Setup of alpha:
## Benes_8p
module Benes_8p (input wire [2:0] mp0, mp1, mp2, mp3, mp4, mp5, mp6, mp7,
    input clk,
    output reg [19:0] state
);
    wire [2:0] nb0, nb1, nb2, nb3, nb4, nb5, nb6, nb7;
    wire [2:0]  mn0, mn1, mn2, mn3, mn4, mn5, mn6, mn7;
    MN_Serials m1(.mp0(mp0),
    .mp1(mp1),
    .mp2(mp2),
    .mp3(mp3),
    .mp4(mp4),
    .mp5(mp5),
    .mp6(mp6),
    .mp7(mp7),
    .mn0(mn0),
    .mn1(mn1),
    .mn2(mn2),
    .mn3(mn3),
    .mn4(mn4),
    .mn5(mn5),
    .mn6(mn6),
    .mn7(mn7)
    );
    NB_Series m2(.mp0(MP_1[0]),
    .mp1(MP_1[1]),
    .mp2(MP_1[2]),
    .mp3(MP_1[3]),
    .mp4(MP_1[4]),
    .mp5(MP_1[5]),
    .mp6(MP_1[6]),
    .mp7(MP_1[7]),
    .mn0(MN_1[0]),
    .mn1(MN_1[1]),
    .mn2(MN_1[2]),
    .mn3(MN_1[3]),
    .mn4(MN_1[4]),
    .mn5(MN_1[5]),
    .mn6(MN_1[6]),
    .mn7(MN_1[7]),
    .nb0(nb0),
    .nb1(nb1),
    .nb2(nb2),
    .nb3(nb3),
    .nb4(nb4),
    .nb5(nb5),
    .nb6(nb6),
    .nb7(nb7)
    );
    wire [2:0] mp [0:7];
    integer i, j, m;
    reg [2:0] MP_1 [0:7];
    reg [2:0] MN_1 [0:7];
  ...
Size: ~280 flip-flops, roughly 45 I/O pins, roughly 11,000 µm² of cells after synthesis.
make LEC_CHECK=0 CAP_MARGIN=20 CORE_MARGIN=2 CORE_UTILIZATION=40 SETUP_SLACK_MARGIN=-0.13 SLEW_MARGIN=20 finish   # period 2.33 ns
run.sh (not shown) runs the stock make flow with config.mk's settings and CLKGATE_MAP_FILE=.
diff inputs: alpha => beta
- an added HOLD_SLACK_MARGIN of 0.29
- an added CTS_CLUSTER_SIZE of 33
- a change of SETUP_SLACK_MARGIN from -0.13 to 0.38
- a change of CORE_UTILIZATION from 40 to 70
- a change of the clock period (ns, I/O delays scaled along) from 2.33 to 1.3
--- outcome ---
In the flow results for alpha and beta, the cell total after placement is larger on beta. Summary of alpha and beta: one run falls short of a clean finish, namely beta. Taking beta as 1.0, alpha lands at 0.840 on post-detailed-placement cell area. Going from alpha to beta, the die area was shrunk. Diff alpha -> beta: final weighted congestion in routability-driven placement rose 12%; core footprint fell about 43%.
Changes in gamma relative to beta:
- SETUP_SLACK_MARGIN: 0.38 -> -0.16
- HOLD_SLACK_MARGIN: 0.29 -> 0.26
- the clock period (ns, I/O delays scaled along): 1.3 -> 1.72
- global routing (5_1_grt): gamma exited with error
- Note that the standard cell area after detailed placement recorded for gamma amounts to 0.904 times the value seen in beta.
- In gamma, the final weighted congestion of routability-driven global placement came out 0.015 above the value in beta.
- beta -> gamma: die width delta 0, exact match
- Where worst setup slack after placement is concerned, beta is outperformed by gamma.
- When the final numbers for beta and gamma were put side by side, the total placed cells including tap cells turned out to be smaller in gamma.
- Compared gamma against beta; die area within noise.
- gamma ends up with lower half-perimeter wire length of the detailed placement result than beta does.
The inputs of delta differ from those of gamma as listed below.
- CORE_UTILIZATION: 70 -> 68
- HOLD_SLACK_MARGIN: 0.26 -> unset
- SETUP_SLACK_MARGIN: -0.16 -> 0.15
- CTS_CLUSTER_SIZE: 33 -> unset
- CORE_ASPECT_RATIO: unset -> 1.43
- TNS_END_PERCENT: unset -> 10
- the clock period (ns, I/O delays scaled along): 1.72 -> 0.727
==> results <==
In the summary table, delta is marked failed, with error DPL-0033 raised in clock tree synthesis (4_1_cts). The area share of and-or/or-and cells after synthesis on delta is in line with that on gamma. Share of the synthesized netlist area taken by xor and xnor gates: gamma vs delta identical. Delta (delta minus gamma): core footprint went up by 3.3%; final weighted congestion of routability-driven global placement went up by 0.016; cell count after placement went up by 10%; full die area went up by 2.9%. Cell count after synthesis delta (delta -> gamma): insignificant.

========
Setup of run 1:
Benes_8p again, from the RTL that the note above started with.
clock: 2.33 ns
lec_check: 0
cap_margin: 20
core_margin: 2
core_utilization: 17
slew_margin: 20
Run 1 has completed all stages; timing, DRC and antenna checks passed.
What run 2 does differently from run 1 at the input level:
Settings: a change of CORE_UTILIZATION from 17 to 40; a change of the clock period (ns, I/O delays scaled along) from 2.33 to 2.5.
==> results <==
Run 2: done, clean on timing, DRC and antenna. From run 1 to run 2 the numbers moved as follows: final net count has decreased, final worst setup slack has increased, wire length has decreased. Post-synthesis to final-layout area growth delta for run 2 relative to run 1: 7.5 points lower. Going from run 1 to run 2, clock input transition at the sequential cells of the worst setup and hold paths comparable; slew at the pin closest to its max-slew limit now larger. Cmp run 1 and run 2 / fraction of power consumed by the clock network / lower: run 2. Run 1 → run 2: combined global-route utilization of all metal layers went up 9.5 points, total net switching power fell by 13%.
The inputs of run 3 differ from those of run 2 as listed below.
Settings: CORE_UTILIZATION: 40 -> 60; SETUP_SLACK_MARGIN: unset -> 0.15; the clock period (ns, I/O delays scaled along): 2.5 -> 0.727.
Findings:
- Seen in the log of run 3: DPL-0038 during global routing, after which the run never completed.
- On hold buffer count at CTS: run 3 sits above run 2.
- Relative to run 2, number of instances resized during post-cts repair has gone up in run 3.
- Reported for run 2 and run 3, chip area in the Yosys report turned out identical to the last digit.
- Total half-perimeter wirelength after legalization and detailed placement in run 3 is 29% higher than in run 2
- Initial core utilization: run 3 > run 2
- Diff run 2..run 3 | buffer levels on the longest clock path | unchanged
- Run 3 vs. run 2: placement-stage worst setup slack moved down; full die area moved down; row count moved down.
#### Input delta (run 4 over run 3)
Settings: swapping 60 for 40 in CORE_UTILIZATION; putting CTS_CLUSTER_SIZE at 81 where nothing was set; swapping 20 for 0 in SLEW_MARGIN; swapping 0.15 for 0.09 in SETUP_SLACK_MARGIN; swapping 0.727 for 2.5 in the clock period (ns, I/O delays scaled along).
==> results <==
Per the final summary, run 4 finished and its layout is clean on timing, DRC and antenna. In the tables for run 3 and run 4, number of buffers added to fix hold violations after cts reads higher with run 3. Comparing run 3 and run 4, vertical die dimension is lower on run 3. From run 4 to run 3, synthesized chip area reported by yosys did not move at all. Diff run 4..run 3 | number of cells produced by synthesis | unchanged. In run 4 relative to run 3, cell total after placement had gone down by more than 10%. Relative to run 3, the post-detailed-placement cell area measured on run 4 has decreased by more than 10%. Compare run 3 and run 4 | area enclosed by the die boundary lower: run 3. Run 4 vs. run 3: standard-cell row count picked up an extra 11, buffer count from post-CTS setup fixing went down, area inside the core boundary increased by 50% relative to the old numbers. In the flow results for run 3 and run 4, the estimated wirelength of the detail-placed design is larger on run 3.
--- input diff run 4..run 5 ---
Settings: SETUP_SLACK_MARGIN now 0.51, was 0.09; CTS_CLUSTER_SIZE no longer set, was 81; SLEW_MARGIN now 20, was 0; CORE_UTILIZATION now 66, was 40; the clock period (ns, I/O delays scaled along) now 1.84, was 2.5.
### Flow results
- | run 5 | all stages done | FAIL | negative setup slack |
- When run 5 is set beside run 4, its design area turns out to be 19% larger.
- Compared with run 4, run 5 supports a higher clock frequency.
- Taking run 4 as the reference, in run 5 fraction of the core area occupied by cells at floorplan grew by 26 points, width of the die -22%, delay contributed by the slowest stage of the critical path fell by 30 ps, fraction of power spent switching nets saw an increase.
- Of run 5 and run 4, run 4 shows the lower via count of the first global-routing pass, with run 5 above it.
Inputs modified between run 5 and run 6:
Settings: setting PLACE_DENSITY to 0.37 for the first time; setting CTS_CLUSTER_SIZE to 31 for the first time; changing CORE_UTILIZATION from 66 to 72; setting CTS_CLUSTER_DIAMETER to 28 for the first time; changing the clock period (ns, I/O delays scaled along) from 1.84 to 2.11.
### Flow results
- [compare] base=run 5 new=run 6: total placed instance area went down 4.9%, number of setup buffers added after CTS lost 29.
- Run 6 terminated abnormally: global routing reported GRT-0232.
- Sort run 5 and run 6 by H-tree depth asc -> top: run 5
- In the floorplan summary, run 6 is listed with a die area less than that of run 5.
- Reported for run 5 and run 6, number of clock sinks turned out identical to the last digit.
- Horizontal die dimension, run 6 vs run 5: down by a few percent
- Run 6 vs run 5 — total core area dropped 1400 um2.
Power figures rest on the tool's default switching activity, not on a simulated workload.
